`design.v`:
```
module booth_sel(
  input [2:0] src,
  output [3:0] sel
);
wire y_add,y,y_sub;
wire sel_negative,sel_double_negative,sel_positive,sel_double_positive;
assign {y_add,y,y_sub} = src;
assign sel_negative =  y_add & (y & ~y_sub | ~y & y_sub);
assign sel_positive = ~y_add & (y & ~y_sub | ~y & y_sub);
assign sel_double_negative =  y_add & ~y & ~y_sub;
assign sel_double_positive = ~y_add &  y &  y_sub;
assign sel={sel_negative,sel_positive,sel_double_negative,sel_double_positive};
endmodule
module booth_result_sel(
  input [3:0] sel,
  input [1:0] src,
  output      p 
);
wire x,x_sub;
wire sel_negative,sel_double_negative,sel_positive,sel_double_positive;
assign {sel_negative,sel_positive,sel_double_negative,sel_double_positive}=sel;
assign {x,x_sub} =src;
assign p = ~(~(sel_negative & ~x) & ~(sel_double_negative & ~x_sub) 
           & ~(sel_positive & x ) & ~(sel_double_positive &  x_sub));
endmodule
module booth_partial
#(
    parameter WIDTH = 34
)
(
  input [2*WIDTH-1:0]  x_src,
  input [2:0] y_src,
  output [2*WIDTH-1:0]   p_result,
  output                cout 
);
wire y_add,y,y_sub;
assign {y_add,y,y_sub} = y_src;
wire [3:0] sel;
wire sel_negative,sel_double_negative,sel_positive,sel_double_positive;
assign {sel_negative,sel_positive,sel_double_negative,sel_double_positive}=sel;
assign cout=sel_negative || sel_double_negative;
booth_sel booth_sel(
    .src    (y_src),
    .sel    (sel)
);
booth_result_sel partial0(.sel (sel), .src ({x_src[0],1'b0}), .p (p_result[0]));
genvar x;
generate for ( x =1;x<WIDTH*2;x=x+1) begin : gen_partial
    booth_result_sel partial(.sel (sel), .src (x_src[x:x-1]), .p (p_result[x]));
end endgenerate
endmodule
module switch_17x68bits(
   input [1155:0] part_group,
      output [1155:0] sw_group
);
wire [67:0] po16,po15,po14,po13,po12,po11,po10,po09,po08,po07,po06,po05,po04,po03,po02,po01,po00;
assign {po16,po15,po14,po13,po12,po11,po10,po09,po08,po07,po06,po05,po04,po03,po02,po01,po00} = part_group;
genvar x;
generate for ( x =0;x<68;x=x+1) begin : gen_switch
    assign sw_group[(x+1)*17-1:x*17] = {po16[x],po15[x],po14[x],po13[x],po12[x],po11[x],po10[x],po09[x],
                                     po08[x],po07[x],po06[x],po05[x],po04[x],po03[x],po02[x],po01[x],po00[x]};
end endgenerate
endmodule
module walloc_17bits(
    input [16:0] src_in,
    input [13:0]  cin,
    output [13:0] cout_group,
    output      cout,s
);
wire [13:0] c;
wire [4:0] first_s;
csa csa0 (.in (src_in[16:14]), .cout (c[4]), .s (first_s[4]) );
csa csa1 (.in (src_in[13:11]), .cout (c[3]), .s (first_s[3]) );
csa csa2 (.in (src_in[10:08]), .cout (c[2]), .s (first_s[2]) );
csa csa3 (.in (src_in[07:05]), .cout (c[1]), .s (first_s[1]) );
csa csa4 (.in (src_in[04:02]), .cout (c[0]), .s (first_s[0]) );
wire [3:0] secnod_s;
csa csa5 (.in ({first_s[4:2]}             ), .cout (c[8]), .s (secnod_s[3]));
csa csa6 (.in ({first_s[1:0],src_in[1]}   ), .cout (c[7]), .s (secnod_s[2]));
csa csa7 (.in ({src_in[0],cin[4:3]}       ), .cout (c[6]), .s (secnod_s[1]));
csa csa8 (.in ({cin[2:0]}                 ), .cout (c[5]), .s (secnod_s[0]));
wire [1:0] thrid_s;
csa csa9 (.in (secnod_s[3:1]          ), .cout (c[10]), .s (thrid_s[1]));
csa csaA (.in ({secnod_s[0],cin[6:5]} ), .cout (c[09]), .s (thrid_s[0]));
wire [1:0] fourth_s;
csa csaB (.in ({thrid_s[1:0],cin[10]} ),  .cout (c[12]), .s (fourth_s[1]));
csa csaC (.in ({cin[9:7]             }),  .cout (c[11]), .s (fourth_s[0]));
wire fifth_s;
csa csaD (.in ({fourth_s[1:0],cin[11]}),  .cout (c[13]), .s (fifth_s));
csa csaE (.in ({fifth_s,cin[13:12]}   ),  .cout (cout),  .s  (s));
assign cout_group = c;
endmodule
module csa(
  input [2:0] in,
  output cout,s
);
wire a,b,cin;
assign a=in[2];
assign b=in[1];
assign cin=in[0];
assign s = a ^ b ^ cin;
assign cout = a & b | b & cin | a & cin;
endmodule
module booth_walloc# (parameter COMPUTER_WIDTH=32,parameter WIDTH =COMPUTER_WIDTH+2)
(
  input               clk           ,
  input               reset         ,
  input  [COMPUTER_WIDTH:0] src1,
  input  [COMPUTER_WIDTH:0] src2,
  input         in_valid,
  output reg    in_ready,
  output reg    out_valid,
  output [COMPUTER_WIDTH*2-1:0] result
);
reg [WIDTH-1:0] multiplier;
reg [WIDTH*2-1:0] multiplicand;
reg first_doing;
wire ready_to_doing;
assign ready_to_doing = in_ready && in_valid;
always@(posedge clk ) begin
      if (reset ) begin
        in_ready <=1'b0;
      end
      else begin
        in_ready<=1'b1;
      end
      if (ready_to_doing) begin
        first_doing<=1'b1;
      end
      else begin
        first_doing <= 1'b0;
      end
      out_valid <= first_doing;
end
always @(posedge clk ) begin
  if (ready_to_doing) begin
    multiplicand <= {{WIDTH{src1[COMPUTER_WIDTH]}},src1};
    multiplier <= {src2[COMPUTER_WIDTH],src2};
  end
end
wire [1155:0] part_group;
wire [16:0]   part_cout;
booth_partial part0 (.x_src (multiplicand), .y_src({multiplier[1:0],1'b0}), 
                        .p_result (part_group[67:0]), .cout(part_cout[0]));
genvar x;
generate for ( x =1;x<17;x=x+1) begin : gen_walloc_partial
booth_partial part (
                    .x_src ({multiplicand[2*WIDTH-1-2*x:0],
                    {2*x{1'b0}}}), 
                    .y_src({multiplier[(x+1)*2-1:x*2-1]}), 
                    .p_result (part_group[(x+1)*68-1:x*68]), .cout(part_cout[x]));
end endgenerate
wire [1155:0] swo_group; 
switch_17x68bits switch (.part_group (part_group), .sw_group (swo_group));
wire [937:0] wt_cout; 
wire [66:0]  wt_c;
wire [67:0]  wt_s;
walloc_17bits walloc00 (.src_in (swo_group[16:0]), .cin({part_cout[13:0]}), 
                    .cout_group (wt_cout[13:0]),  .cout(wt_c[0]), .s (wt_s[0]));
genvar y;
generate for ( y =1;y<67;y=y+1) begin : gen_walloc
walloc_17bits walloc  (.src_in (swo_group[(y+1)*17-1:y*17]), .cin({wt_cout[y*14-1:(y-1)*14]}), 
                    .cout_group (wt_cout[(y+1)*14-1:y*14]),  .cout(wt_c[y]), .s (wt_s[y]));
end endgenerate
walloc_17bits walloc67(.src_in (swo_group[1155:1139]), .cin({wt_cout[937:924]}), 
                    .cout_group (),  .cout(), .s (wt_s[67]));
reg [67:0] wt_s_buf,wt_c_buf;
reg  part_next_highest_bit;
always@(posedge clk ) begin
  if (first_doing) begin
    wt_c_buf <= {wt_c,part_cout[14]};
    wt_s_buf <= {wt_s};
    part_next_highest_bit <= part_cout[15];
  end
end
wire [WIDTH*2-1:0] adder_a;
wire [WIDTH*2-1:0] adder_b;
wire              adder_cin;
wire [WIDTH*2-1:0] adder_result;
wire        adder_cout;
assign adder_a   = wt_c_buf;
assign adder_b   = wt_s_buf;
assign adder_cin = part_next_highest_bit;
assign {adder_cout, adder_result} = adder_a + adder_b + {{WIDTH*2-2{1'b0}},adder_cin};
assign result = adder_result[COMPUTER_WIDTH*2-1:0];
endmodule
```
`run.sh`:
```
#!/bin/bash
# the make line also repeats each setting of config.mk as NAME=value (left out here)
make -C /OpenROAD-flow-scripts/flow DESIGN_CONFIG=/design/flow/config.mk WORK_HOME=/design/flow/orfs CLKGATE_MAP_FILE= finish
```
`config.mk`:
```
export PLATFORM = sky130hd
export DESIGN_NAME = booth_walloc
export DESIGN_NICKNAME = booth_walloc
export VERILOG_FILES = /design/flow/design.v
export SDC_FILE = /design/flow/constraint.sdc
export NUM_CORES = 4
export LEC_CHECK = 0
export CAP_MARGIN = 20
export CORE_MARGIN = 2
export CORE_UTILIZATION = 65
export SLEW_MARGIN = 20
```
`constraint.sdc`:
```
create_clock -name core_clock -period 5.63 [get_ports {clk}]
set_input_delay 1.1260 -clock core_clock [delete_from_list [all_inputs] [get_ports {clk}]]
set_output_delay 1.1260 -clock core_clock [all_outputs]
set_load 0.01 [all_outputs]
```
==> results.yml, run 1 <==
# generated from flow reports
routing:
  vias: 34900
  wirelength_mm: 140
  detailedRoute.firstIterationViolations: 4911
  detailedRoute.firstPassIterationCount: 7
  route.antenna.remaining_nets: 0
  detail_route.drc_violations: 0
  routedWlPerCell_um: 25.9
  route.detailed.vias_per_inst: 6.48
global_route:
  gr-usage-met2_pct: 61.1
  globalRouteTotalUtil_pct: 42.5
  grt_util_met3_pct: 15.0
  grt_most_used_layer: "met2"
  globalRouteMet1Util_pct: 59.0
  first_global_vias: 34400
  grt_pass1_wl_mm: 212
  antenna_found_initial: 3
  grt_start_max_net_pins: 74
  overflow: 0
worst_setup_path:
  critical-path-top-delay-family: "adder cells"
  critical_path.reg2reg.startpoint: "multiplier[25]$_DFFE_PP_"
  critical_path_end_type: "flip-flop"
  setup.worst_path.start_class: "flip-flop"
  crit_path_max_fanout: 20
  arrival_ns: 5.77
  cp.required_ns: 5.88
  timing.critical_path.cells: "buf_4 -> xnor2_2 -> buf_4 -> nor2_1 -> a211oi_1 -> fa_1 -> fa_1 -> fa_1 -> inv_1 -> fa_1 -> fa_1 -> fa_1"
  critPathBufInv: 3
  critPathMostFrequentCell: "sky130_fd_sc_hd__fa_1"
  critical_path_class: "reg2reg"
  critical-path-slowest-cell: "sky130_fd_sc_hd__edfxtp_1"
  crit_path_start: "multiplier[25]$_DFFE_PP_"
  reg2regPathDepth: 12
  rr_endpoint: "adder_b[39]$_DFFE_PP_"
  cpPeakStageDelay_ns: 0.58
  reg2reg_setup_slack_ns: 0.11
  path_depth: 12
  timing.critical_path.to: "adder_b[39]$_DFFE_PP_"
sta:
  setup-tns-final_ns: 0
  final.period_utilization_pct: 98.0
  hold_viol_final: 0
  slew_viol_final: 0
  finClkSkew_ns: 0.0240
  fmax_ghz: 0.181
  grt_setup_unrepaired: "false"
  worst_pin_slew_ns: 1.07
  finalWorstSetupSlack_ns: 0.114
  slew-limit-headroom_pct: 28.9
  setup-violations-final: 0
  whs_ns: 0.821
  final.min_clock_period_ns: 5.52
run:
  max_cap_viol_count: 0
  openroad.warnings: 28
power:
  p_leak_uw: 0.0196
  total_power_uw: 28700
  vdd_ir_drop_max_v: 0.000826
  power_in_combinational_cells_uw: 23300
  p_per_area_nw_per_um2: 620
  top_power_group: "combinational cells"
  power.share.clock_pct: 4.9
  power_frac_seq_pct: 13.8
  power_frac_comb_pct: 81.3
  netSwitchingFraction_pct: 48.1
  power_clock_uw: 1410
  netSwitchingPower_uw: 13800
  seq_cell_power_uw: 3970
  p_int_uw: 14900
floorplan:
  boundaryPins: 135
  die_footprint_um2: 67000
  placeableCoreArea_um2: 64300
  die_width_um: 259
  std_cell_rows: 93
  die_y_um: 259
  fp_util_pct: 65.6
outcome:
  status: "no timing/DRC/antenna violations"
place:
  port-buffer-count: 134
  hpwlAfterDp_mm: 101
  placed_area_um2: 45400
  place_worst_setup_slack_ns: 0.174
  finalWeightedCongestion: 0.994
cts:
  cts.reportedPaths.clkPinSlew_ns: 0.10
  cts-buffers-inserted: 17
  cts.path.max_buffers: 2
  clk_latency_ns: 0.52
  cts_tree: "done"
  root_buffer: "sky130_fd_sc_hd__clkbuf_16"
  h_tree_depth_reported_by_cts: 4
  ctsHoldBuffers: 0
  numClockSinks: 198
synth:
  yosysChipArea_um2: 42200
  synth_cell_type_count: 69
  synthesized_area_per_cell_um2: 9.18
  post-synth-top-count-cell: "sky130_fd_sc_hd__fa_1"
  top_cells_by_count: "sky130_fd_sc_hd__fa_1 (768), sky130_fd_sc_hd__inv_1 (657), sky130_fd_sc_hd__nor2_1 (522), sky130_fd_sc_hd__clkbuf_1 (372), sky130_fd_sc_hd__xor2_1 (298)"
  synth.cell_area_um2: 42200
  netlist_logic_family_top: "adder cells"
  synth-cells-yosys: 4600
  floorplan.nets: 5513
  ys_seq_share_pct: 14.0
  ys_sh_simple_pct: 7.85
  dominant_register_cell: "sky130_fd_sc_hd__edfxtp_1"
  synth.ff_latch_count: 198
  netlist.area_leader.share_pct: 36.4
  yosys.area.top_type: "sky130_fd_sc_hd__fa_1"
  fa_ha_maj_cells_area_fraction_pct: 38.7
  synth.top_cells.by_area: "sky130_fd_sc_hd__fa_1 (36%), sky130_fd_sc_hd__edfxtp_1 (14%), sky130_fd_sc_hd__xor2_1 (6.2%)"
  mux_area_share_pct: 0.783
  post_synth_inst_count: 4600
  postSynth.asyncResetShare_pct: 0
  ys_warn_count: 1
  enable_flop_cells: 195
  synth_compound_gate_area_share_pct: 16.4
  synth-xor-area-share_pct: 12.3
min_path:
  hp-start: "first_doing$_DFF_P_"
  timing.hold.worst.class: "reg2reg"
  hold_path_end: "adder_b[7]$_DFFE_PP_"
  hold-path-cell-count: 0
final_layout:
  final_nets: 5431
  areaGrowthSynthToFinish_pct: 9.60
  final.fill_count: 4869
  final_design_area_no_fill_um2: 46300
[through the flow]
step                util (%)  instances
CTS                     71.6       5374
finish                  71.9       5389
floorplan                  -       4600
global placement        70.5       5340
detailed placement      70.5       5340
global route            71.9       5386
[cell type report]
type | count | area, um^2 | area share, %
diodes | 3 | 7.51 | 0.0162
clock buffers | 18 | 429 | 0.928
clock inverters | 14 | 178 | 0.384
inverters | 657 | 2470 | 5.34
multi-input cells | 3293 | 32400 | 70.0
flip-flops and latches | 198 | 5920 | 12.8
well taps | 855 | 1070 | 2.31
repair buffers | 351 | 3790 | 8.20
[what timing repair did]
| action | 4_1_cts | 5_1_grt |
|---|---|---|
| hold endpoints to repair | 0 | 0 |
| gates cloned | 0 | 1 |
| gates resized | 7 | 12 |
| pin swaps | 4 | 4 |
| buffers inserted | 2 | 11 |
| endpoints found under the setup margin | 17 | 22 |
[layer usage]
metal / routed length (um) / part of all wire (%)
met5: 13 / 0.0093
met4: 6620 / 4.7
met3: 20600 / 15
met2: 59700 / 43
met1: 52600 / 38
==> run 2, diff against run 1 <==
- CORE_UTILIZATION: 65 -> 58
- clock period: 5.63 -> 5.84 ns (I/O delays scaled with it)
==> run 2 against run 1 <==
Net effect:
- still clean on timing, DRC and antenna
- core utilization shrank 7.5 points
- routed wire length grew 1.8%
- final cell count grew 1.5%
- worst hold slack lost 0.18 ns
- first-iteration DRC count shrank 7.2%
- die size grew 12%
- clock skew grew 0.0056 ns
- clock power shrank 4%
- worst setup slack gained 0.061 ns
- synthesized cell count is the same
==> results.yml, run 2 <==
# generated from flow reports
synth:
  top_cells_by_count: "sky130_fd_sc_hd__fa_1 (768), sky130_fd_sc_hd__inv_1 (657), sky130_fd_sc_hd__nor2_1 (522), sky130_fd_sc_hd__clkbuf_1 (372), sky130_fd_sc_hd__xor2_1 (298)"
  synth_compound_gate_area_share_pct: 16.4
  yosysChipArea_um2: 42200
  post-synth-top-count-cell: "sky130_fd_sc_hd__fa_1"
  floorplan.nets: 5513
  ys_seq_share_pct: 14.0
  ys_warn_count: 1
  ys_sh_simple_pct: 7.85
  synth-cells-yosys: 4600
  synth.ff_latch_count: 198
  netlist_logic_family_top: "adder cells"
  netlist.area_leader.share_pct: 36.4
  yosys.area.top_type: "sky130_fd_sc_hd__fa_1"
  synth.cell_area_um2: 42200
  post_synth_inst_count: 4600
  enable_flop_cells: 195
  postSynth.asyncResetShare_pct: 0
  mux_area_share_pct: 0.783
  synth-xor-area-share_pct: 12.3
  synth.top_cells.by_area: "sky130_fd_sc_hd__fa_1 (36%), sky130_fd_sc_hd__edfxtp_1 (14%), sky130_fd_sc_hd__xor2_1 (6.2%)"
  fa_ha_maj_cells_area_fraction_pct: 38.7
  synth_cell_type_count: 69
  dominant_register_cell: "sky130_fd_sc_hd__edfxtp_1"
  synthesized_area_per_cell_um2: 9.18
cts:
  h_tree_depth_reported_by_cts: 4
  cts.reportedPaths.clkPinSlew_ns: 0.11
  ctsHoldBuffers: 0
  cts_tree: "done"
  root_buffer: "sky130_fd_sc_hd__clkbuf_16"
  cts.path.max_buffers: 2
  clk_latency_ns: 0.54
  cts-buffers-inserted: 17
  numClockSinks: 198
floorplan:
  std_cell_rows: 98
  die_width_um: 274
  placeableCoreArea_um2: 71700
  boundaryPins: 135
  fp_util_pct: 58.8
  die_footprint_um2: 74900
  die_y_um: 274
worst_setup_path:
  critical_path_end_type: "output pin"
  timing.critical_path.cells: "inv_1 -> fa_2 -> inv_1 -> fa_2 -> a211oi_2 -> o21ai_4 -> o2111ai_4 -> buf_12 -> a21bo_2 -> o21ai_2 -> a31oi_2 -> o21a_1 -> o2111a_1 -> nor3_1 -> clkdlybuf4s50_1"
  critical-path-top-delay-family: "AND-OR/OR-AND gates"
  timing.critical_path.to: "result[38]"
  crit_path_start: "adder_a[0]$_DFFE_PP_"
  reg2reg_setup_slack_ns: 0.27
  crit_path_max_fanout: 5
  setup.worst_path.start_class: "flip-flop"
  critical_path_class: "reg2out"
  reg2regPathDepth: 12
  critical_path.reg2reg.startpoint: "multiplier[23]$_DFFE_PP_"
  rr_endpoint: "adder_b[31]$_DFFE_PP_"
  critical-path-slowest-cell: "sky130_fd_sc_hd__clkdlybuf4s50_1"
  cpPeakStageDelay_ns: 0.56
  path_depth: 15
  arrival_ns: 4.50
  critPathBufInv: 4
  cp.required_ns: 4.67
routing:
  route.antenna.remaining_nets: 0
  vias: 34200
  route.detailed.vias_per_inst: 6.25
  routedWlPerCell_um: 26.0
  detailedRoute.firstIterationViolations: 4555
  detailedRoute.firstPassIterationCount: 9
  wirelength_mm: 142
  detail_route.drc_violations: 0
sta:
  final.period_utilization_pct: 97.0
  whs_ns: 0.645
  final.min_clock_period_ns: 5.67
  finClkSkew_ns: 0.0296
  slew-limit-headroom_pct: 20.3
  slew_viol_final: 0
  worst_pin_slew_ns: 1.19
  hold_viol_final: 0
  setup-violations-final: 0
  grt_setup_unrepaired: "false"
  fmax_ghz: 0.177
power:
  power_frac_seq_pct: 13.8
  top_power_group: "combinational cells"
  power.share.clock_pct: 4.9
  vdd_ir_drop_max_v: 0.000852
  p_int_uw: 14200
  seq_cell_power_uw: 3800
  p_per_area_nw_per_um2: 596
  power_clock_uw: 1350
  power_frac_comb_pct: 81.3
  total_power_uw: 27500
  p_leak_uw: 0.0195
  netSwitchingPower_uw: 13300
  power_in_combinational_cells_uw: 22400
  netSwitchingFraction_pct: 48.3
global_route:
  first_global_vias: 34100
  overflow: 0
  globalRouteTotalUtil_pct: 39.0
  grt_pass1_wl_mm: 216
  grt_start_max_net_pins: 68
  antenna_found_initial: 3
run:
  openroad.warnings: 29
  max_cap_viol_count: 0
final_layout:
  final_nets: 5419
  areaGrowthSynthToFinish_pct: 9.41
  final_util_pct: 64.4
outcome:
  status: "no timing/DRC/antenna violations"
min_path:
  hold_path_end: "adder_b[13]$_DFFE_PP_"
  hold-path-cell-count: 0
  timing.hold.worst.class: "reg2reg"
  hp-start: "first_doing$_DFF_P_"
place:
  port-buffer-count: 134
  hpwlAfterDp_mm: 102
  finalWeightedCongestion: 0.975
==> run 2: repair_timing <==
item,in CTS,in global routing
setup endpoints to repair,18,18
pin swaps,4,3
resized,7,8
setup buffers,3,1
==> run 2: routing by layer <==
metal	vias up	GRT usage, %	part of all wire, %
li1	14700	-	-
met1	16800	55.6	40
met2	2300	54.8	42
met3	395	13.4	14
met4	6	15.2	4.3
met5	-	0	0.11
==> run 2: layout make-up <==
class	count	area (um^2)
multi-input cells	3293	32400
fillers	6031	25500
flip-flops and latches	198	5920
repair buffers	339	3620
inverters	657	2470
well taps	950	1190
clock buffers	17	425
clock inverters	15	194
diodes	2	5.00
==> run 2: through the flow <==
| step | std cells | instance area [um^2] | TNS [ns] | setup WS [ns] |
|---|---|---|---|---|
| 2_1_floorplan | 4600 | 42200 | 0 | 0.0140 |
| 6_report | 5471 | 46200 | 0 | 0.175 |
| 3_5_place_dp | 5432 | 45400 | 0 | 0.181 |
| 3_3_place_gp | 5432 | 45400 | 0 | 0.203 |
| 4_1_cts | 5467 | 46100 | -0.00623 | -0.00623 |
| 5_1_grt | 5469 | 46200 | 0 | 0.00966 |
==> run 3, diff against run 2 <==
- CORE_UTILIZATION: 58 -> 55
- CTS_CLUSTER_SIZE: default -> 62
- clock period: 5.84 -> 6.78 ns (I/O delays scaled with it)
==> run 3 against run 2 <==
Net effect:
- still clean
- sequential power fell by 13%
- final area fell by 1.7%
- critical path depth fell by 4
- synthesized area did not move
- sequential cell count did not move
- synthesized cell count did not move
- global-route usage fell by 1.3 points
- clock skew fell by 0.0011 ns
- worst hold slack got worse by 0.026 ns
- non-clock buffer count fell by 46
- critical path type unchanged
- critical endpoint is now result[55]
- largest cell class unchanged
==> results.yml, run 3 <==
# generated from flow reports
outcome:
  status: "no timing/DRC/antenna violations"
cts:
  cts_tree: "done"
  cts.path.max_buffers: 2
  numClockSinks: 198
  root_buffer: "sky130_fd_sc_hd__clkbuf_16"
  cts-buffers-inserted: 17
  cts.reportedPaths.clkPinSlew_ns: 0.10
  h_tree_depth_reported_by_cts: 4
  clk_latency_ns: 0.54
sta:
  slew_viol_final: 0
  setup-violations-final: 0
  final.min_clock_period_ns: 6.54
  hold_viol_final: 0
  finClkSkew_ns: 0.0285
  grt_setup_unrepaired: "false"
  final.period_utilization_pct: 96.5
  slew-limit-headroom_pct: 14.8
  finalWorstSetupSlack_ns: 0.236
  setup-tns-final_ns: 0
  whs_ns: 0.619
  fmax_ghz: 0.153
  worst_pin_slew_ns: 1.27
synth:
  ys_warn_count: 1
  ys_seq_share_pct: 14.0
  netlist.area_leader.share_pct: 36.4
  top_cells_by_count: "sky130_fd_sc_hd__fa_1 (768), sky130_fd_sc_hd__inv_1 (657), sky130_fd_sc_hd__nor2_1 (522), sky130_fd_sc_hd__clkbuf_1 (372), sky130_fd_sc_hd__xor2_1 (298)"
  synth.ff_latch_count: 198
  mux_area_share_pct: 0.783
  fa_ha_maj_cells_area_fraction_pct: 38.7
  post-synth-top-count-cell: "sky130_fd_sc_hd__fa_1"
  synth_compound_gate_area_share_pct: 16.4
  synth-xor-area-share_pct: 12.3
  dominant_register_cell: "sky130_fd_sc_hd__edfxtp_1"
  synth_cell_type_count: 69
  synth.top_cells.by_area: "sky130_fd_sc_hd__fa_1 (36%), sky130_fd_sc_hd__edfxtp_1 (14%), sky130_fd_sc_hd__xor2_1 (6.2%)"
  synth.cell_area_um2: 42200
  ys_sh_simple_pct: 7.85
  yosys.area.top_type: "sky130_fd_sc_hd__fa_1"
  post_synth_inst_count: 4600
  enable_flop_cells: 195
  synthesized_area_per_cell_um2: 9.18
  postSynth.asyncResetShare_pct: 0
  floorplan.nets: 5513
  netlist_logic_family_top: "adder cells"
  yosysChipArea_um2: 42200
  synth-cells-yosys: 4600
min_path:
  hold-path-cell-count: 0
  hold_path_end: "adder_a[9]$_DFFE_PP_"
  hp-start: "first_doing$_DFF_P_"
  timing.hold.worst.class: "reg2reg"
worst_setup_path:
  critical_path_end_type: "output pin"
  arrival_ns: 5.19
  crit_path_max_fanout: 5
  timing.critical_path.cells: "ha_1 -> o211ai_1 -> a21oi_1 -> o2111ai_1 -> o21ai_2 -> a311oi_1 -> o21ai_1 -> nand4_1 -> a21oi_1 -> nor4b_1 -> clkdlybuf4s50_1"
  path_depth: 11
  rr_endpoint: "adder_b[63]$_DFFE_PP_"
  critPathBufInv: 1
  critical-path-top-delay-family: "AND-OR/OR-AND gates"
  cp.required_ns: 5.42
  reg2reg_setup_slack_ns: 0.84
  crit_path_start: "adder_b[2]$_DFFE_PP_"
  reg2regPathDepth: 18
  critPathMostFrequentCell: "sky130_fd_sc_hd__a21oi_1"
  cpPeakStageDelay_ns: 1.12
  critical-path-slowest-cell: "sky130_fd_sc_hd__a311oi_1"
  setup.worst_path.start_class: "flip-flop"
  critical_path_class: "reg2out"
  timing.critical_path.to: "result[55]"
  critical_path.reg2reg.startpoint: "multiplier[17]$_DFFE_PP_"
power:
  top_power_group: "combinational cells"
  power_clock_uw: 1180
  vdd_ir_drop_max_v: 0.000845
  netSwitchingPower_uw: 11400
  seq_cell_power_uw: 3290
  p_per_area_nw_per_um2: 518
  p_leak_uw: 0.0191
  power.share.clock_pct: 5.0
  power_frac_seq_pct: 14.0
  netSwitchingFraction_pct: 48.4
  power_in_combinational_cells_uw: 19000
  p_int_uw: 12100
  power_frac_comb_pct: 81.0
global_route:
  globalRouteTotalUtil_pct: 37.8
  first_global_vias: 33800
  grt_pass1_wl_mm: 219
  antenna_found_initial: 0
  overflow: 0
  grt_start_max_net_pins: 68
routing:
  routedWlPerCell_um: 26.4
  vias: 34000
  route.detailed.vias_per_inst: 6.19
  antenna_cells_inserted: 0
  detailedRoute.firstIterationViolations: 4186
  route.antenna.remaining_nets: 0
  detail_route.drc_violations: 0
  detailedRoute.firstPassIterationCount: 7
  wirelength_mm: 145
floorplan:
  die_footprint_um2: 79000
  boundaryPins: 135
  die_width_um: 281
  die_y_um: 281
  fp_util_pct: 55.6
  placeableCoreArea_um2: 75900
  std_cell_rows: 101
final_layout:
  final.fill_count: 6623
  final_util_pct: 59.8
  final_nets: 5373
  mi_logic_area_um2: 32300
  flop_area_um2: 5920
  areaGrowthSynthToFinish_pct: 7.53
run:
  max_cap_viol_count: 0
  openroad.warnings: 26
place:
  port-buffer-count: 134
  finalWeightedCongestion: 0.996
  hpwlAfterDp_mm: 105
  place_worst_setup_slack_ns: 0.797
[run 3: area by class of cell]
cell class,instances,area share (%)
Clock buffer,17,0.937
Clock inverter,15,0.460
Inverter,657,5.43
Multi-Input combinational cell,3293,71.3
Sequential cell,198,13.0
Tap cell,1030,2.84
Timing Repair Buffer,293,6.04
[run 3: what timing repair did]
action | in CTS | in global routing
resized | 0 | 0
hold endpoints to repair | 0 | 0
endpoints found under the setup margin | 0 | 1
setup buffers | 0 | 2
hold buffers | 0 | 0
[run 3: metrics by stage]
step                std cells  cell area [um^2]  power, uW
finish                   5503             45400      23500
floorplan                4600             42200      15800
CTS                      5499             45300      23600
global placement         5465             44600      21900
detailed placement       5467             44700      22200
global route             5503             45400      26300
[run 3: routing by layer]
| layer | part of all wire, % | GRT usage, % | wire length [um] | up-vias |
|---|---|---|---|---|
| met3 | 13 | 12.6 | 18400 | 294 |
| met4 | 3.5 | 12.5 | 5100 | 0 |
| met1 | 41 | 53.5 | 59700 | 17100 |
| met2 | 43 | 54.4 | 61800 | 2089 |
| li1 | - | - | - | 14600 |
| met5 | 0 | 0 | 0 | - |
==> run 4, diff against run 3 <==
- CORE_UTILIZATION: 55 -> 65
- CTS_CLUSTER_SIZE: 62 -> 53
- TNS_END_PERCENT: default -> 70
- clock period: 6.78 -> 4.62 ns (I/O delays scaled with it)
==> run 4 against run 3 <==
Net effect:
- the layout now fails its checks (negative setup slack)
- final cell count rose by 8.1%
- routed wire length grew 11%
- combinational power is 67% higher
- count of clock-buffer cells in the layout is the same
==> results.yml, run 4 <==
# generated from flow reports
outcome:
  status: "finished with violations"
  violations: "negative setup slack"
routing:
  route.antenna.remaining_nets: 0
  detailedRoute.firstIterationViolations: 5922
  routedWlPerCell_um: 27.0
  detailedRoute.firstPassIterationCount: 12
  detail_route.drc_violations: 0
  vias: 39300
  route.detailed.vias_per_inst: 6.61
  wirelength_mm: 160
cts:
  cts-buffers-inserted: 17
  ctsHoldBuffers: 0
  numClockSinks: 198
  cts.reportedPaths.clkPinSlew_ns: 0.10
  cts_tree: "done"
  clk_latency_ns: 0.54
  cts.path.max_buffers: 2
  h_tree_depth_reported_by_cts: 4
  root_buffer: "sky130_fd_sc_hd__clkbuf_16"
min_path:
  hold-path-cell-count: 0
  hp-start: "first_doing$_DFF_P_"
  timing.hold.worst.class: "reg2reg"
  hold_path_end: "adder_b[9]$_DFFE_PP_"
power:
  vdd_ir_drop_max_v: 0.00125
  power_clock_uw: 1760
  netSwitchingPower_uw: 18200
  top_power_group: "combinational cells"
  power_in_combinational_cells_uw: 31700
  power.share.clock_pct: 4.6
  seq_cell_power_uw: 4820
  power_frac_seq_pct: 12.6
  p_int_uw: 20100
  p_leak_uw: 0.0232
  netSwitchingFraction_pct: 47.6
  total_power_uw: 38300
  power_frac_comb_pct: 82.8
  p_per_area_nw_per_um2: 699
synth:
  synth-cells-yosys: 4600
  floorplan.nets: 5513
  yosysChipArea_um2: 42200
  ys_seq_share_pct: 14.0
  ys_sh_simple_pct: 7.85
  ys_warn_count: 1
  fa_ha_maj_cells_area_fraction_pct: 38.7
  synth.top_cells.by_area: "sky130_fd_sc_hd__fa_1 (36%), sky130_fd_sc_hd__edfxtp_1 (14%), sky130_fd_sc_hd__xor2_1 (6.2%)"
  synth.cell_area_um2: 42200
  yosys.area.top_type: "sky130_fd_sc_hd__fa_1"
  enable_flop_cells: 195
  synth_compound_gate_area_share_pct: 16.4
  top_cells_by_count: "sky130_fd_sc_hd__fa_1 (768), sky130_fd_sc_hd__inv_1 (657), sky130_fd_sc_hd__nor2_1 (522), sky130_fd_sc_hd__clkbuf_1 (372), sky130_fd_sc_hd__xor2_1 (298)"
  netlist.area_leader.share_pct: 36.4
  synth_cell_type_count: 69
  synth.ff_latch_count: 198
  netlist_logic_family_top: "adder cells"
  mux_area_share_pct: 0.783
  postSynth.asyncResetShare_pct: 0
  synth-xor-area-share_pct: 12.3
  post_synth_inst_count: 4600
  dominant_register_cell: "sky130_fd_sc_hd__edfxtp_1"
  post-synth-top-count-cell: "sky130_fd_sc_hd__fa_1"
  synthesized_area_per_cell_um2: 9.18
worst_setup_path:
  crit_path_max_fanout: 8
  reg2regPathDepth: 17
  critical-path-slowest-cell: "sky130_fd_sc_hd__fa_1"
  cp.required_ns: 4.90
  rr_endpoint: "adder_b[6]$_DFFE_PP_"
  critPathBufInv: 10
  setup.worst_path.start_class: "flip-flop"
  critical_path_end_type: "flip-flop"
  timing.critical_path.cells: "buf_6 -> buf_8 -> buf_4 -> buf_12 -> buf_12 -> a21boi_4 -> fa_2 -> fa_1 -> clkinvlp_4 -> buf_12 -> fa_1 -> inv_2 -> fa_1 -> inv_1 -> fa_1 -> inv_2 -> fa_2"
  path_depth: 17
  critical_path.reg2reg.startpoint: "multiplier[29]$_DFFE_PP_"
  critical_path_class: "reg2reg"
  critical-path-top-delay-family: "adder cells"
  arrival_ns: 5.51
  crit_path_start: "multiplier[29]$_DFFE_PP_"
  cpPeakStageDelay_ns: 0.60
  reg2reg_setup_slack_ns: -0.61
  critPathMostFrequentCell: "sky130_fd_sc_hd__fa_1"
  timing.critical_path.to: "adder_b[6]$_DFFE_PP_"
place:
  port-buffer-count: 134
  hpwlAfterDp_mm: 111
  finalWeightedCongestion: 1.02
  place_worst_setup_slack_ns: -0.673
global_route:
  antenna_found_initial: 3
  grt_start_max_net_pins: 78
  overflow: 0
  grt_pass1_wl_mm: 220
  globalRouteTotalUtil_pct: 43.7
  first_global_vias: 37300
sta:
  fmax_ghz: 0.191
  hold_viol_final: 0
  slew-limit-headroom_pct: 26.5
  setup-violations-final: 158
  finClkSkew_ns: 0.0219
  slew_viol_final: 0
  final.min_clock_period_ns: 5.23
  finalWorstSetupSlack_ns: -0.609
  worst_pin_slew_ns: 1.10
  grt_setup_unrepaired: "true"
  whs_ns: 0.822
  final.period_utilization_pct: 113
final_layout:
  final_util_pct: 85.1
  areaGrowthSynthToFinish_pct: 29.7
  final.fill_count: 3473
  final_nets: 5993
run:
  openroad.warnings: 31
  max_cap_viol_count: 0
floorplan:
  boundaryPins: 135
  std_cell_rows: 93
  die_footprint_um2: 67000
  die_width_um: 259
  fp_util_pct: 65.6
  placeableCoreArea_um2: 64300
  die_y_um: 259
## run 4: per-stage QoR
step,instances,area [um^2],setup TNS (ns)
global route,5948,54800,-65.95
floorplan,4600,42800,-11.84
CTS,5808,50800,-35.23
finish,5950,54800,-52.20
detailed placement,5754,49400,-51.77
global placement,5754,49400,-44.60
## run 4: routing by layer
metal,GRT usage (%),vias up,share of wire [%]
li1,-,15900,-
met1,59.5,19200,35
met2,66.8,3251,43
met3,12.5,1032,15
met4,16.5,6,7.4
met5,0,-,0.094
## run 4: layout make-up
class                      instances  area (um^2)  share of cell area (%)
inverter                         657         2500                    4.57
sequential                       198         5920                    10.8
clock buffer                      17          425                   0.777
antenna                            2         5.00                 0.00914
clock inverter                    15          211                   0.386
multi-input combinational       3296        34900                    63.7
tap                              855         1070                    1.95
timing repair buffer             910         9720                    17.7
## run 4: what timing repair did
action	4_1_cts	5_1_grt
pin swaps	56	297
endpoints found under the setup margin	177	171
cloned	2	28
resized	222	716
buffers inserted	23	119
==> run 5, diff against run 4 <==
- CELL_PAD_IN_SITES_DETAIL_PLACEMENT: default -> 2
- CORE_MARGIN: 2 -> 5
- CORE_UTILIZATION: 65 -> 47
- CTS_CLUSTER_SIZE: 53 -> default
- GPL_ROUTABILITY_DRIVEN: default -> 0
- HOLD_SLACK_MARGIN: default -> 0.06
- MAX_ROUTING_LAYER: default -> met4
- TNS_END_PERCENT: 70 -> default
- clock period: 4.62 -> 7.5 ns (I/O delays scaled with it)
==> run 5 against run 4 <==
Net effect:
- synthesized area is the same
- sequential power fell by 36%
- fails the layout checks on max-capacitance violations, max-slew violations, negative setup slack
- worst hold slack worse by 0.15 ns
- power is 29% lower
- clock power fell by 35%
- combinational power down 27%
- die size up 43%
- critical path type is now reg2out
- largest power group unchanged
==> results.yml, run 5 <==
# generated from flow reports
floorplan:
  die_footprint_um2: 95900
  boundaryPins: 135
  placeableCoreArea_um2: 89600
  die_y_um: 310
  std_cell_rows: 110
  die_width_um: 310
  fp_util_pct: 47.1
sta:
  hold_viol_final: 0
  fmax_ghz: 0.130
  slew-limit-headroom_pct: -20.7
  final.period_utilization_pct: 103
  finalWorstSetupSlack_ns: -0.208
  finClkSkew_ns: 0.0382
  grt_setup_unrepaired: "false"
  whs_ns: 0.669
  final.min_clock_period_ns: 7.71
  worst_pin_slew_ns: 1.80
  slew_viol_final: 5
  setup-violations-final: 1
  setup-tns-final_ns: -0.208
synth:
  post_synth_inst_count: 4600
  enable_flop_cells: 195
  fa_ha_maj_cells_area_fraction_pct: 38.7
  synth-cells-yosys: 4600
  netlist.area_leader.share_pct: 36.4
  synthesized_area_per_cell_um2: 9.18
  post-synth-top-count-cell: "sky130_fd_sc_hd__fa_1"
  floorplan.nets: 5513
  ys_sh_simple_pct: 7.85
  synth_compound_gate_area_share_pct: 16.4
  synth.ff_latch_count: 198
  ys_warn_count: 1
  synth-xor-area-share_pct: 12.3
  yosys.area.top_type: "sky130_fd_sc_hd__fa_1"
  mux_area_share_pct: 0.783
  postSynth.asyncResetShare_pct: 0
  synth.cell_area_um2: 42200
  yosysChipArea_um2: 42200
  top_cells_by_count: "sky130_fd_sc_hd__fa_1 (768), sky130_fd_sc_hd__inv_1 (657), sky130_fd_sc_hd__nor2_1 (522), sky130_fd_sc_hd__clkbuf_1 (372), sky130_fd_sc_hd__xor2_1 (298)"
  ys_seq_share_pct: 14.0
  dominant_register_cell: "sky130_fd_sc_hd__edfxtp_1"
  synth_cell_type_count: 69
  netlist_logic_family_top: "adder cells"
  synth.top_cells.by_area: "sky130_fd_sc_hd__fa_1 (36%), sky130_fd_sc_hd__edfxtp_1 (14%), sky130_fd_sc_hd__xor2_1 (6.2%)"
power:
  power_in_combinational_cells_uw: 23100
  p_leak_uw: 0.0189
  p_per_area_nw_per_um2: 602
  netSwitchingFraction_pct: 55.2
  power_frac_comb_pct: 84.6
  vdd_ir_drop_max_v: 0.000620
  power.share.clock_pct: 4.2
  netSwitchingPower_uw: 15100
  seq_cell_power_uw: 3070
  p_int_uw: 12300
  power_frac_seq_pct: 11.2
  power_clock_uw: 1150
  top_power_group: "combinational cells"
  total_power_uw: 27300
worst_setup_path:
  crit_path_max_fanout: 6
  critPathBufInv: 2
  critical_path.reg2reg.startpoint: "multiplier[6]$_DFFE_PP_"
  rr_endpoint: "adder_b[63]$_DFFE_PP_"
  arrival_ns: 6.21
  timing.critical_path.to: "result[55]"
  critical-path-top-delay-family: "AND-OR/OR-AND gates"
  critical_path_end_type: "output pin"
  reg2reg_setup_slack_ns: 0.24
  path_depth: 12
  cpPeakStageDelay_ns: 0.82
  reg2regPathDepth: 20
  critical_path_class: "reg2out"
  critical-path-slowest-cell: "sky130_fd_sc_hd__o21ai_2"
  setup.worst_path.start_class: "flip-flop"
  cp.required_ns: 6.00
  crit_path_start: "adder_a[0]$_DFFE_PP_"
  timing.critical_path.cells: "inv_1 -> fa_1 -> nand2b_1 -> a21oi_1 -> o2111ai_1 -> o21ai_2 -> a311oi_1 -> o21ai_1 -> nand4_1 -> nand3_1 -> nor4b_1 -> clkdlybuf4s50_1"
global_route:
  globalRouteTotalUtil_pct: 51.1
  gr-usage-met2_pct: 75.9
  grt_pass1_wl_mm: 343
  grt_start_max_net_pins: 63
  overflow: 0
  antenna_found_initial: 14
  grt_most_used_layer: "met2"
  first_global_vias: 46500
  globalRouteMet1Util_pct: 55.9
  grt_util_met3_pct: 21.2
run:
  openroad.warnings: 28
  max_cap_viol_count: 3
final_layout:
  final_design_area_no_fill_um2: 45400
  areaGrowthSynthToFinish_pct: 7.56
  stdcell_count: 5627
  final.fill_count: 9074
  final_nets: 5331
cts:
  numClockSinks: 198
  root_buffer: "sky130_fd_sc_hd__clkbuf_16"
  clk_latency_ns: 0.60
  ctsHoldBuffers: 0
  cts_tree: "done"
  cts.reportedPaths.clkPinSlew_ns: 0.12
  h_tree_depth_reported_by_cts: 4
  cts-buffers-inserted: 17
  cts.path.max_buffers: 2
routing:
  detailedRoute.firstPassIterationCount: 24
  routedWlPerCell_um: 47.2
  vias: 44400
  detailedRoute.firstIterationViolations: 8641
  detail_route.drc_violations: 0
  route.antenna.remaining_nets: 0
  wirelength_mm: 266
  route.detailed.vias_per_inst: 7.90
place:
  hpwlAfterDp_mm: 151
  placedCellCount: 5567
  port-buffer-count: 134
  placed_area_um2: 44500
min_path:
  hp-start: "first_doing$_DFF_P_"
  timing.hold.worst.class: "reg2reg"
  hold_path_end: "out_valid$_DFF_P_"
  hold-path-cell-count: 0
outcome:
  status: "finished with violations"
  violations: "max-capacitance violations, max-slew violations, negative setup slack"
run 5: cell type report:
type	instances	area, um^2	share of cell area (%)
multi-input cells	3293	32500	71.5
flip-flops and latches	198	5920	13.0
inverters	657	2470	5.43
repair buffers	251	2410	5.31
well taps	1176	1470	3.24
clock buffers	18	429	0.945
clock inverters	14	199	0.438
diodes	20	50.0	0.110
run 5: metal layers:
metal | vias up | part of all wire, %
li1 | 14500 | -
met1 | 21700 | 31
met2 | 5489 | 41
met3 | 2715 | 16
met4 | 0 | 12
met5 | - | 0
run 5: through the flow:
| stage | setup slack [ns] | utilization (%) |
|---|---|---|
| CTS | 0.334 | 50.4 |
| global route | 0.0402 | 50.7 |
| global placement | 1.29 | 49.7 |
| floorplan | 1.09 | - |
| finish | -0.208 | 50.7 |
| detailed placement | 0.784 | 49.7 |
run 5: timing repair:
item | CTS | global route
endpoints found under the setup margin | 0 | 21
gates resized | 0 | 5
setup buffers | 0 | 1
==> run 6, diff against run 5 <==
- CELL_PAD_IN_SITES_DETAIL_PLACEMENT: 2 -> default
- CORE_MARGIN: 5 -> 2
- CORE_UTILIZATION: 47 -> 65
- CTS_CLUSTER_SIZE: default -> 53
- GPL_ROUTABILITY_DRIVEN: 0 -> default
- HOLD_SLACK_MARGIN: 0.06 -> default
- TNS_END_PERCENT: default -> 70
- clock period: 7.5 -> 4.54 ns (I/O delays scaled with it)
==> run 6 against run 5 <==
Net effect:
- fails the layout checks on negative setup slack
- final cell count grew 6.6%
- power grew 46%
- global-route usage shrank 3.7 points
- critical path type is now reg2reg
- critical endpoint is now adder_b[9]$_DFFE_PP_
- largest power group unchanged
- highest routed layer unchanged
==> results.yml, run 6 <==
# generated from flow reports
sta:
  final.period_utilization_pct: 116
  finalWorstSetupSlack_ns: -0.705
  final.min_clock_period_ns: 5.24
  fmax_ghz: 0.191
  setup-violations-final: 164
  slew_viol_final: 0
  whs_ns: 0.844
  slew-limit-headroom_pct: 25.1
  grt_setup_unrepaired: "true"
  setup-tns-final_ns: -62.12
  finClkSkew_ns: 0.0173
  worst_pin_slew_ns: 1.12
  hold_viol_final: 0
worst_setup_path:
  critical_path_class: "reg2reg"
  critPathBufInv: 5
  critPathMostFrequentCell: "sky130_fd_sc_hd__fa_1"
  critical_path_end_type: "flip-flop"
  rr_endpoint: "adder_b[9]$_DFFE_PP_"
  cp.required_ns: 4.83
  reg2reg_setup_slack_ns: -0.70
  crit_path_start: "multiplier[8]$_DFFE_PP_"
  reg2regPathDepth: 15
  crit_path_max_fanout: 21
  timing.critical_path.cells: "buf_4 -> nand2_1 -> buf_4 -> nor2_2 -> buf_6 -> nand2_1 -> o221ai_1 -> fa_1 -> inv_2 -> fa_1 -> fa_1 -> inv_1 -> fa_1 -> fa_2 -> fa_1"
  critical-path-slowest-cell: "sky130_fd_sc_hd__fa_1"
  critical-path-top-delay-family: "adder cells"
  arrival_ns: 5.53
  timing.critical_path.to: "adder_b[9]$_DFFE_PP_"
  setup.worst_path.start_class: "flip-flop"
  cpPeakStageDelay_ns: 0.70
  critical_path.reg2reg.startpoint: "multiplier[8]$_DFFE_PP_"
  path_depth: 15
synth:
  mux_area_share_pct: 0.783
  synth.cell_area_um2: 42200
  dominant_register_cell: "sky130_fd_sc_hd__edfxtp_1"
  synthesized_area_per_cell_um2: 9.18
  synth-xor-area-share_pct: 12.3
  ys_sh_simple_pct: 7.85
  post_synth_inst_count: 4600
  synth-cells-yosys: 4600
  ys_seq_share_pct: 14.0
  yosysChipArea_um2: 42200
  synth_compound_gate_area_share_pct: 16.4
  floorplan.nets: 5513
  synth.top_cells.by_area: "sky130_fd_sc_hd__fa_1 (36%), sky130_fd_sc_hd__edfxtp_1 (14%), sky130_fd_sc_hd__xor2_1 (6.2%)"
  ys_warn_count: 1
  netlist.area_leader.share_pct: 36.4
  yosys.area.top_type: "sky130_fd_sc_hd__fa_1"
  post-synth-top-count-cell: "sky130_fd_sc_hd__fa_1"
  netlist_logic_family_top: "adder cells"
  postSynth.asyncResetShare_pct: 0
  enable_flop_cells: 195
  top_cells_by_count: "sky130_fd_sc_hd__fa_1 (768), sky130_fd_sc_hd__inv_1 (657), sky130_fd_sc_hd__nor2_1 (522), sky130_fd_sc_hd__clkbuf_1 (372), sky130_fd_sc_hd__xor2_1 (298)"
  synth.ff_latch_count: 198
  synth_cell_type_count: 69
  fa_ha_maj_cells_area_fraction_pct: 38.7
power:
  top_power_group: "combinational cells"
  p_leak_uw: 0.0235
  p_per_area_nw_per_um2: 722
  power_clock_uw: 1740
  vdd_ir_drop_max_v: 0.00122
  power_frac_comb_pct: 83.3
  seq_cell_power_uw: 4900
  netSwitchingPower_uw: 19100
  p_int_uw: 20700
  power_frac_seq_pct: 12.3
  power.share.clock_pct: 4.4
  netSwitchingFraction_pct: 48.1
  power_in_combinational_cells_uw: 33200
global_route:
  antenna_found_initial: 4
  grt_pass1_wl_mm: 230
  overflow: 0
  first_global_vias: 38600
  grt_start_max_net_pins: 71
  globalRouteTotalUtil_pct: 47.4
min_path:
  timing.hold.worst.class: "in2reg"
  hold_path_end: "in_ready$_DFF_P_"
  hold-path-cell-count: 2
  hp-start: "reset"
floorplan:
  die_footprint_um2: 67000
  std_cell_rows: 93
  fp_util_pct: 65.6
  die_y_um: 259
  boundaryPins: 135
  placeableCoreArea_um2: 64300
  die_width_um: 259
cts:
  cts-buffers-inserted: 17
  numClockSinks: 198
  cts_tree: "done"
  root_buffer: "sky130_fd_sc_hd__clkbuf_16"
  cts.path.max_buffers: 2
  clk_latency_ns: 0.55
  cts.reportedPaths.clkPinSlew_ns: 0.09
  h_tree_depth_reported_by_cts: 4
outcome:
  status: "finished with violations"
  violations: "negative setup slack"
run:
  max_cap_viol_count: 0
  openroad.warnings: 31
place:
  port-buffer-count: 134
  hpwlAfterDp_mm: 114
  finalWeightedCongestion: 1.05
final_layout:
  final_nets: 6036
  areaGrowthSynthToFinish_pct: 30.5
routing:
  routedWlPerCell_um: 28.4
  detailedRoute.firstPassIterationCount: 15
  detailedRoute.firstIterationViolations: 7124
  wirelength_mm: 170
  route.detailed.vias_per_inst: 6.75
  route.antenna.remaining_nets: 0
  detail_route.drc_violations: 0
  vias: 40500
-- run 6: through the flow --
stage / setup WS, ns / total power [uW] / cells / utilization, % / area [um^2]
2_1_floorplan: -0.721 / 23400 / 4600 / - / 42900
3_5_place_dp: -0.616 / 35500 / 5801 / 77.6 / 49900
5_1_grt: -0.778 / 43100 / 5994 / 85.6 / 55100
3_3_place_gp: -0.548 / 34000 / 5801 / 77.6 / 49900
6_report: -0.705 / 39800 / 5998 / 85.6 / 55100
4_1_cts: -0.426 / 38200 / 5893 / 81.2 / 52300
-- run 6: routing by layer --
metal,track usage [%],routed length [um],vias up
met5,-,0,-
met4,20.7,14100,0
met3,13.2,26700,1258
met2,68.8,71100,3788
met1,62.6,58500,19500
li1,-,-,16000
-- run 6: repair_timing --
action	4_1_cts	5_1_grt
gates cloned	4	26
hold buffers	0	0
pin swaps	123	228
gates resized	435	484
buffers inserted	60	85
setup endpoints to repair	176	177
-- run 6: final cells by class --
| class | instances | area [um^2] |
|---|---|---|
| multi-input cells | 3297 | 34900 |
| diodes | 7 | 17.5 |
| flip-flops and latches | 198 | 5920 |
| repair buffers | 952 | 10100 |
| inverters | 657 | 2500 |
| fillers | 3288 | 9250 |
| clock buffers | 17 | 425 |
| well taps | 855 | 1070 |
| clock inverters | 15 | 190 |
==> run 7, diff against run 6 <==
- CORE_UTILIZATION: 65 -> 40
- CTS_CLUSTER_SIZE: 53 -> default
- MAX_ROUTING_LAYER: met4 -> default
- SETUP_SLACK_MARGIN: default -> 0.1
- TNS_END_PERCENT: 70 -> default
- clock period: 4.54 -> 6.67 ns (I/O delays scaled with it)
==> run 7 against run 6 <==
Net effect:
- now clean on timing, DRC and antenna
- combinational power fell by 42%
- clock skew rose by 0.0096 ns
- routed wire length fell by 15%
- final area fell by 16%
- power fell by 40%
==> results.yml, run 7 <==
# generated from flow reports
power:
  seq_cell_power_uw: 3360
  power_in_combinational_cells_uw: 19300
  netSwitchingPower_uw: 11600
  power.share.clock_pct: 5.0
  power_frac_seq_pct: 14.1
  p_leak_uw: 0.0193
  netSwitchingFraction_pct: 48.7
  power_clock_uw: 1200
  p_per_area_nw_per_um2: 517
  total_power_uw: 23900
  power_frac_comb_pct: 80.9
  top_power_group: "combinational cells"
  p_int_uw: 12300
  vdd_ir_drop_max_v: 0.000318
cts:
  h_tree_depth_reported_by_cts: 4
  root_buffer: "sky130_fd_sc_hd__clkbuf_16"
  cts_tree: "done"
  cts.reportedPaths.clkPinSlew_ns: 0.10
  cts.path.max_buffers: 2
  clk_latency_ns: 0.55
  numClockSinks: 198
  cts-buffers-inserted: 17
worst_setup_path:
  timing.critical_path.to: "result[62]"
  cp.required_ns: 5.34
  critical_path_end_type: "output pin"
  reg2regPathDepth: 13
  critical_path.reg2reg.startpoint: "multiplier[17]$_DFFE_PP_"
  critPathBufInv: 4
  crit_path_max_fanout: 5
  timing.critical_path.cells: "inv_1 -> fa_1 -> inv_1 -> fa_1 -> a211oi_1 -> o21ai_2 -> o2111ai_2 -> a21boi_4 -> a211oi_2 -> buf_4 -> o31ai_4 -> a2111oi_2 -> o41ai_2 -> xor2_1 -> clkdlybuf4s50_1"
  path_depth: 15
  critical-path-slowest-cell: "sky130_fd_sc_hd__o31ai_4"
  critical_path_class: "reg2out"
  crit_path_start: "adder_a[0]$_DFFE_PP_"
  reg2reg_setup_slack_ns: 0.84
  critical-path-top-delay-family: "AND-OR/OR-AND gates"
  rr_endpoint: "adder_b[49]$_DFFE_PP_"
  setup.worst_path.start_class: "flip-flop"
  arrival_ns: 4.99
  cpPeakStageDelay_ns: 0.58
outcome:
  status: "no timing/DRC/antenna violations"
global_route:
  grt_start_max_net_pins: 68
  globalRouteTotalUtil_pct: 27.3
  grt_pass1_wl_mm: 220
  first_global_vias: 34400
  overflow: 0
  antenna_found_initial: 1
synth:
  netlist.area_leader.share_pct: 36.4
  top_cells_by_count: "sky130_fd_sc_hd__fa_1 (768), sky130_fd_sc_hd__inv_1 (657), sky130_fd_sc_hd__nor2_1 (522), sky130_fd_sc_hd__clkbuf_1 (372), sky130_fd_sc_hd__xor2_1 (298)"
  synth_cell_type_count: 69
  synthesized_area_per_cell_um2: 9.18
  post_synth_inst_count: 4600
  synth.top_cells.by_area: "sky130_fd_sc_hd__fa_1 (36%), sky130_fd_sc_hd__edfxtp_1 (14%), sky130_fd_sc_hd__xor2_1 (6.2%)"
  synth.cell_area_um2: 42200
  ys_warn_count: 1
  fa_ha_maj_cells_area_fraction_pct: 38.7
  synth.ff_latch_count: 198
  netlist_logic_family_top: "adder cells"
  yosys.area.top_type: "sky130_fd_sc_hd__fa_1"
  ys_seq_share_pct: 14.0
  synth-cells-yosys: 4600
  synth_compound_gate_area_share_pct: 16.4
  ys_sh_simple_pct: 7.85
  postSynth.asyncResetShare_pct: 0
  yosysChipArea_um2: 42200
  enable_flop_cells: 195
  floorplan.nets: 5513
  synth-xor-area-share_pct: 12.3
  post-synth-top-count-cell: "sky130_fd_sc_hd__fa_1"
  dominant_register_cell: "sky130_fd_sc_hd__edfxtp_1"
  mux_area_share_pct: 0.783
floorplan:
  die_footprint_um2: 108000
  die_width_um: 329
  std_cell_rows: 119
  die_y_um: 329
  fp_util_pct: 40.2
  boundaryPins: 135
  placeableCoreArea_um2: 105000
sta:
  finClkSkew_ns: 0.0270
  slew_viol_final: 0
  hold_viol_final: 0
  final.min_clock_period_ns: 6.32
  slew-limit-headroom_pct: 16.2
  grt_setup_unrepaired: "false"
  fmax_ghz: 0.158
  whs_ns: 0.661
  setup-tns-final_ns: 0
  final.period_utilization_pct: 94.8
  worst_pin_slew_ns: 1.26
  setup-violations-final: 0
routing:
  wirelength_mm: 146
  detailedRoute.firstPassIterationCount: 6
  antenna_cells_inserted: 0
  vias: 33900
  routedWlPerCell_um: 24.7
  detailedRoute.firstIterationViolations: 4057
  detail_route.drc_violations: 0
  route.detailed.vias_per_inst: 5.75
  route.antenna.remaining_nets: 0
place:
  placed_area_um2: 45500
  finalWeightedCongestion: 0.985
  port-buffer-count: 134
  placedCellCount: 5859
  hpwlAfterDp_mm: 109
run:
  max_cap_viol_count: 0
  openroad.warnings: 26
min_path:
  hold-path-cell-count: 0
  hp-start: "first_doing$_DFF_P_"
  hold_path_end: "out_valid$_DFF_P_"
  timing.hold.worst.class: "reg2reg"
final_layout:
  final_design_area_no_fill_um2: 46200
  final_nets: 5400
  stdcell_count: 5891
  areaGrowthSynthToFinish_pct: 9.40
-- run 7: area by class of cell --
class | count | area, um^2
timing repair buffer | 320 | 3000
multi-input combinational | 3293 | 32400
inverter | 657 | 2470
tap | 1391 | 1740
clock inverter | 15 | 214
clock buffer | 17 | 425
fill | 10100 | 58800
sequential | 198 | 5920
-- run 7: routing by layer --
| metal | share of wire, % | global-route usage, % | routed length, um |
|---|---|---|---|
| met2 | 45 | 41.7 | 65200 |
| met5 | 0.034 | 0 | 50 |
| met4 | 4.4 | 11.6 | 6410 |
| met3 | 10 | 6.70 | 14900 |
| met1 | 40 | 36.8 | 58900 |
-- run 7: what timing repair did --
action	CTS	global route
resized	0	2
buffers inserted	0	0
hold buffers	0	0
hold endpoints to repair	0	0
setup endpoints to repair	0	2
-- run 7: metrics by stage --
step	utilization (%)	setup slack [ns]
5_1_grt	44.0	0.190
3_5_place_dp	43.4	0.770
2_1_floorplan	-	0.257
6_report	44.0	0.349
4_1_cts	44.0	0.159
3_3_place_gp	43.3	0.841
==> run 8, diff against run 7 <==
- CORE_UTILIZATION: 40 -> 70
- CTS_CLUSTER_DIAMETER: default -> 359
- CTS_CLUSTER_SIZE: default -> 37
- SETUP_SLACK_MARGIN: 0.1 -> -0.28
- clock period: 6.67 -> 3.94 ns (I/O delays scaled with it)
==> run 8 against run 7 <==
Net effect:
- the run now fails in global routing
- synthesized area unchanged
- synthesized cell count unchanged
- die size decreased by 42%
==> results.yml, run 8 <==
# physical design summary
cts:
  cts.path.max_buffers: 2
  cts-buffers-inserted: 17
  root_buffer: "sky130_fd_sc_hd__clkbuf_16"
  numClockSinks: 198
  h_tree_depth_reported_by_cts: 4
place:
  port-buffer-count: 134
  place_worst_setup_slack_ns: -1.26
  hpwlAfterDp_mm: 121
  finalWeightedCongestion: 1.01
  placedCellCount: 5884
synth:
  yosysChipArea_um2: 42200
  post_synth_inst_count: 4600
  synth-xor-area-share_pct: 12.3
  synth.ff_latch_count: 198
  mux_area_share_pct: 0.783
  floorplan.nets: 5513
  netlist.area_leader.share_pct: 36.4
  ys_sh_simple_pct: 7.85
  ys_seq_share_pct: 14.0
  synthesized_area_per_cell_um2: 9.18
  post-synth-top-count-cell: "sky130_fd_sc_hd__fa_1"
  synth-cells-yosys: 4600
  yosys.area.top_type: "sky130_fd_sc_hd__fa_1"
  enable_flop_cells: 195
  synth_cell_type_count: 69
  dominant_register_cell: "sky130_fd_sc_hd__edfxtp_1"
  netlist_logic_family_top: "adder cells"
  ys_warn_count: 1
  fa_ha_maj_cells_area_fraction_pct: 38.7
  synth.cell_area_um2: 42200
  synth_compound_gate_area_share_pct: 16.4
  top_cells_by_count: "sky130_fd_sc_hd__fa_1 (768), sky130_fd_sc_hd__inv_1 (657), sky130_fd_sc_hd__nor2_1 (522), sky130_fd_sc_hd__clkbuf_1 (372), sky130_fd_sc_hd__xor2_1 (298)"
  synth.top_cells.by_area: "sky130_fd_sc_hd__fa_1 (36%), sky130_fd_sc_hd__edfxtp_1 (14%), sky130_fd_sc_hd__xor2_1 (6.2%)"
  postSynth.asyncResetShare_pct: 0
floorplan:
  die_y_um: 250
  std_cell_rows: 90
  placeableCoreArea_um2: 60000
  boundaryPins: 135
  die_width_um: 250
  fp_util_pct: 70.3
  die_footprint_um2: 62300
outcome:
  status: "aborted with a tool error"
  stop_stage: "global routing"
  firstError: "[ERROR GRT-0232] Routing congestion too high. Check the congestion heatmap in the GUI."
global_route:
  globalRouteTotalUtil_pct: 97.0
  overflow: 2503
[run 8: per-stage QoR]
step / area (um^2) / util (%) / power (uW) / setup TNS [ns] / hold WS (ns)
floorplan: 43400 / - / 27100 / -87.17 / 0.729
global placement: 51100 / 85.2 / 40100 / -126.04 / 0.862
detailed placement: 51100 / 85.2 / 42900 / -142.60 / 0.885
CTS: 55500 / 92.5 / 46700 / -129.70 / 0.711
[run 8: timing repair]
item | 4_1_cts
endpoints found under the setup margin | 179
gates resized | 768
cloned | 32
setup buffers | 96
pin swaps | 182
hold buffers | 0
[run 8: routing by layer]
layer,GRT overflow,GRT usage (%)
met4,730,104
met3,217,87.7
met2,1332,109
met5,29,71.3
met1,195,92.5
==> run 9, diff against run 8 <==
- ABC_AREA: default -> 1
- CORE_ASPECT_RATIO: default -> 1.64
- CORE_UTILIZATION: 70 -> 19
- CTS_CLUSTER_DIAMETER: 359 -> 189
- CTS_CLUSTER_SIZE: 37 -> 41
- GPL_ROUTABILITY_DRIVEN: default -> 0
- HOLD_SLACK_MARGIN: default -> 0.3
- MAX_ROUTING_LAYER: default -> met5
- MIN_ROUTING_LAYER: default -> met1
- PLACE_DENSITY_LB_ADDON: default -> 0.28
- SETUP_SLACK_MARGIN: -0.28 -> -0.46
- TNS_END_PERCENT: default -> 40
- clock period: 3.94 -> 4.65 ns (I/O delays scaled with it)
==> run 9 against run 8 <==
Net effect:
- now fails the layout checks on negative setup slack
- synthesized area fell by 0.71%
- synthesized cell count rose by 13%
- die size rose to 3.6 times the previous value
==> results.yml, run 9 <==
# generated from flow reports
worst_setup_path:
  setup.worst_path.start_class: "flip-flop"
  critical_path.reg2reg.startpoint: "multiplier[17]$_DFFE_PP_"
  arrival_ns: 5.54
  timing.critical_path.cells: "buf_12 -> nor2_4 -> buf_6 -> nor3_4 -> clkinvlp_4 -> buf_12 -> buf_12 -> o22ai_1 -> a221oi_1 -> buf_4 -> fa_2 -> fa_2 -> fa_1 -> inv_1 -> fa_1 -> fa_2 -> fa_2"
  critical_path_end_type: "flip-flop"
  reg2regPathDepth: 17
  cp.required_ns: 4.97
  timing.critical_path.to: "adder_b[43]$_DFFE_PP_"
  crit_path_start: "multiplier[17]$_DFFE_PP_"
  rr_endpoint: "adder_b[43]$_DFFE_PP_"
  critical-path-top-delay-family: "adder cells"
  critPathMostFrequentCell: "sky130_fd_sc_hd__fa_2"
  cpPeakStageDelay_ns: 0.63
  path_depth: 17
  crit_path_max_fanout: 13
  reg2reg_setup_slack_ns: -0.57
  critical_path_class: "reg2reg"
  critical-path-slowest-cell: "sky130_fd_sc_hd__fa_2"
  critPathBufInv: 7
synth:
  floorplan.nets: 6116
  synth-xor-area-share_pct: 1.02
  synth.top_cells.by_area: "sky130_fd_sc_hd__fa_1 (37%), sky130_fd_sc_hd__edfxtp_1 (14%), sky130_fd_sc_hd__inv_1 (8.9%)"
  ys_seq_share_pct: 14.1
  ys_sh_simple_pct: 13.3
  synth_compound_gate_area_share_pct: 19.3
  ys_warn_count: 1
  fa_ha_maj_cells_area_fraction_pct: 39.0
  netlist_logic_family_top: "adder cells"
  post-synth-top-count-cell: "sky130_fd_sc_hd__inv_1"
  synth_cell_type_count: 47
  netlist.area_leader.share_pct: 36.7
  synth.cell_area_um2: 41900
  yosys.area.top_type: "sky130_fd_sc_hd__fa_1"
  mux_area_share_pct: 0
  dominant_register_cell: "sky130_fd_sc_hd__edfxtp_1"
  synthesized_area_per_cell_um2: 8.05
  postSynth.asyncResetShare_pct: 0
  enable_flop_cells: 195
  post_synth_inst_count: 5203
  yosysChipArea_um2: 41900
  synth-cells-yosys: 5203
  top_cells_by_count: "sky130_fd_sc_hd__inv_1 (997), sky130_fd_sc_hd__nand2_1 (973), sky130_fd_sc_hd__fa_1 (768), sky130_fd_sc_hd__o21ai_0 (385), sky130_fd_sc_hd__a21oi_1 (277)"
  synth.ff_latch_count: 198
global_route:
  globalRouteMet1Util_pct: 20.4
  antenna_found_initial: 6
  grt_most_used_layer: "met2"
  globalRouteTotalUtil_pct: 19.6
  first_global_vias: 42500
  gr-usage-met2_pct: 33.8
  grt_start_max_net_pins: 90
  grt_pass1_wl_mm: 310
  overflow: 0
  grt_util_met3_pct: 3.70
floorplan:
  boundaryPins: 135
  die_y_um: 605
  die_width_um: 371
  fp_util_pct: 19.1
  std_cell_rows: 220
  placeableCoreArea_um2: 219000
  die_footprint_um2: 224000
min_path:
  hp-start: "first_doing$_DFF_P_"
  timing.hold.worst.class: "reg2reg"
  hold_path_end: "out_valid$_DFF_P_"
  hold-path-cell-count: 0
cts:
  h_tree_depth_reported_by_cts: 4
  numClockSinks: 198
  cts.path.max_buffers: 2
  root_buffer: "sky130_fd_sc_hd__clkbuf_16"
  ctsHoldBuffers: 0
  cts_tree: "done"
  cts-buffers-inserted: 17
  clk_latency_ns: 0.60
  cts.reportedPaths.clkPinSlew_ns: 0.09
place:
  hpwlAfterDp_mm: 181
  port-buffer-count: 134
sta:
  finClkSkew_ns: 0.0227
  final.period_utilization_pct: 112
  setup-tns-final_ns: -44.84
  grt_setup_unrepaired: "true"
  final.min_clock_period_ns: 5.22
  worst_pin_slew_ns: 1.00
  slew_viol_final: 0
  hold_viol_final: 0
  setup-violations-final: 136
  finalWorstSetupSlack_ns: -0.573
  fmax_ghz: 0.191
  slew-limit-headroom_pct: 32.8
routing:
  vias: 41700
  route.detailed.vias_per_inst: 4.78
  detailedRoute.firstPassIterationCount: 8
  wirelength_mm: 226
  detailedRoute.firstIterationViolations: 4186
  routedWlPerCell_um: 25.8
  route.antenna.remaining_nets: 0
  detail_route.drc_violations: 0
power:
  p_leak_uw: 0.0247
  power_frac_seq_pct: 12.9
  power_in_combinational_cells_uw: 31100
  netSwitchingPower_uw: 19800
  power_frac_comb_pct: 82.7
  netSwitchingFraction_pct: 52.5
  top_power_group: "combinational cells"
  vdd_ir_drop_max_v: 0.000453
  p_per_area_nw_per_um2: 661
  seq_cell_power_uw: 4870
  power_clock_uw: 1640
  power.share.clock_pct: 4.3
  p_int_uw: 17900
final_layout:
  final_util_pct: 26.0
  areaGrowthSynthToFinish_pct: 35.9
  final_nets: 6741
run:
  max_cap_viol_count: 0
  openroad.warnings: 31
outcome:
  violations: "negative setup slack"
  status: "finished with violations"
[run 9: through the flow]
step           worst slack, ns  hold slack (ns)  total power, uW  cell area, um^2  cells
6_report                -0.573            0.648            37600            56900   8730
4_1_cts                 -0.525            0.672            37500            54600   8663
3_3_place_gp            -0.945            0.661            35100            53400   8617
2_1_floorplan           -0.528            0.722            22100            42000   5203
3_5_place_dp            -0.976            0.664            35700            53400   8617
5_1_grt                 -0.692            0.687            41500            56900   8728
[run 9: area by class of cell]
type,instances,area [um^2]
fill,23700,162000
multi-input combinational,3570,32400
timing repair buffer,1005,10400
sequential,198,5920
inverter,1035,4000
tap,2886,3610
clock buffer,17,425
clock inverter,15,163
timing repair inverter,1,8.76
antenna,3,7.51
[run 9: timing repair]
| action | in CTS | in global routing |
|---|---|---|
| buffers inserted | 16 | 80 |
| setup endpoints to repair | 86 | 117 |
| pin swaps | 42 | 180 |
| cloned | 1 | 15 |
| gates resized | 164 | 479 |
[run 9: metal layers]
metal | up-vias | wire (um)
met1 | 20600 | 78500
met5 | - | 27
met2 | 2063 | 107000
met4 | 4 | 25100
met3 | 777 | 14900
li1 | 18300 | -
Power is estimated from default activity; no workload was simulated.
